==> flow/design.v (excerpt) <==
module axis_gain_wrapper #(
    parameter integer C_S_AXI_DATA_WIDTH = 32,
    parameter integer C_S_AXI_ADDR_WIDTH = 4,
    parameter integer AUDIO_WIDTH        = 16,
    parameter integer GAIN_FBITS         = 12
)(
    input  wire aclk,
    input  wire aresetn,
    input  wire [31:0] s_axis_tdata,
    input  wire        s_axis_tlast,
    input  wire        s_axis_tvalid,
    output wire        s_axis_tready,
    output wire [31:0] m_axis_tdata,
    output wire        m_axis_tlast,
    output wire        m_axis_tvalid,
    input  wire        m_axis_tready,
    input  wire [C_S_AXI_ADDR_WIDTH-1:0] s_axi_awaddr,
    input  wire                          s_axi_awvalid,
    output reg                           s_axi_awready,
    input  wire [C_S_AXI_DATA_WIDTH-1:0] s_axi_wdata,
    input  wire [3:0]                    s_axi_wstrb,
    input  wire                          s_axi_wvalid,
    output reg                           s_axi_wready,
    output reg  [1:0]                    s_axi_bresp,
    output reg                           s_axi_bvalid,
    input  wire                          s_axi_bready,
    input  wire [C_S_AXI_ADDR_WIDTH-1:0] s_axi_araddr,
    input  wire                          s_axi_arvalid,
    output reg                           s_axi_arready,
    output reg  [C_S_AXI_DATA_WIDTH-1:0] s_axi_rdata,
    output reg  [1:0]                    s_axi_rresp,
    output reg                           s_axi_rvalid,
    input  wire                          s_axi_rready
);
Settings: LEC_CHECK=0, CAP_MARGIN=20, CORE_MARGIN=2, CORE_UTILIZATION=40, SLEW_MARGIN=20; clock period 8.0 ns.
run.sh (not shown) runs the stock make flow with config.mk's settings and CLKGATE_MAP_FILE=.
Rerun with:
Settings changed: CORE_UTILIZATION 40 to 70, CTS_CLUSTER_DIAMETER set to 146, CTS_CLUSTER_SIZE set to 50.
- The changed run went through all stages and came out clean
- non-clock buffer count came out lower by 11
- fmax came out lower by 2.4%
- via count is higher by 8.1%
- wire length grows by about 6%
- synthesized cell count does not change
- design area shrinks by about 0.8%
- cell count is lower by 9.6%
- critical path depth climbs by 4
- sequential share of layout area barely changes
Rerun with:
Settings changed: CORE_UTILIZATION 70 to 40, CTS_CLUSTER_DIAMETER 146 to 358, CTS_CLUSTER_SIZE 50 to 78, PLACE_DENSITY set to 0.37.
Effect: The new run went through all stages and came out clean. Global-route usage decreases by 15 points. Synthesized area is unchanged. Utilization decreases by 35 points. Design area increases by 2.4%. Total power increases by 0.66%. Wire length increases by 7.0%. Via count decreases by 6.7%.
Rerun with:
Settings changed: ABC_AREA set to 1, CELL_PAD_IN_SITES_DETAIL_PLACEMENT set to 2, CORE_ASPECT_RATIO set to 0.69, CORE_UTILIZATION 40 to 29, CTS_CLUSTER_DIAMETER 358 to not set, CTS_CLUSTER_SIZE 78 to not set, GPL_TIMING_DRIVEN set to 1, HOLD_SLACK_MARGIN set to -0.1, MIN_ROUTING_LAYER set to met2, PLACE_DENSITY 0.37 to 0.56, SLEW_MARGIN 20 to 25, TNS_END_PERCENT set to 30.
- With this change the flow did not get past global routing (5_1_grt)
- area after synthesis climbs by 6.0%
- die size climbs by 46%
- synthesized cell count climbs by 26%
Rerun with:
Settings changed: ABC_AREA 1 to not set, CELL_PAD_IN_SITES_DETAIL_PLACEMENT 2 to not set, CELL_PAD_IN_SITES_GLOBAL_PLACEMENT set to 1, CORE_ASPECT_RATIO 0.69 to 0.59, CORE_UTILIZATION 29 to 21, CTS_CLUSTER_DIAMETER set to 40, CTS_CLUSTER_SIZE set to 57, GPL_ROUTABILITY_DRIVEN set to 1, GPL_TIMING_DRIVEN 1 to 0, HOLD_SLACK_MARGIN -0.1 to 0.1, MAX_ROUTING_LAYER set to met4, MIN_ROUTING_LAYER met2 to not set, PLACE_DENSITY 0.56 to not set, SETUP_SLACK_MARGIN set to 1.36, SLEW_MARGIN 25 to 20, TNS_END_PERCENT 30 to 65.
Result:
- The changed run finished clean
- die area went up by a quarter to a third
- synthesized area went down by a few percent
- synthesized cell count went down by about a fifth
Rerun with:
Settings changed: ABC_AREA set to 1, CELL_PAD_IN_SITES_DETAIL_PLACEMENT set to 2, CELL_PAD_IN_SITES_GLOBAL_PLACEMENT 1 to not set, CORE_ASPECT_RATIO 0.59 to 0.69, CORE_UTILIZATION 21 to 29, CTS_CLUSTER_DIAMETER 40 to not set, CTS_CLUSTER_SIZE 57 to not set, GPL_ROUTABILITY_DRIVEN 1 to not set, GPL_TIMING_DRIVEN 0 to 1, HOLD_SLACK_MARGIN 0.1 to -0.1, MIN_ROUTING_LAYER set to met2, PLACE_DENSITY set to 0.56, SETUP_SLACK_MARGIN 1.36 to 0.84, SLEW_MARGIN 20 to 25, TNS_END_PERCENT 65 to 30.
Outcome: The new run aborted during global routing (5_1_grt); synthesized area goes up by a few percent; die size decreases by a quarter to a third; synthesized cell count rises by a quarter to a third.
Power figures rest on the tool's default switching activity, not on a simulated workload.
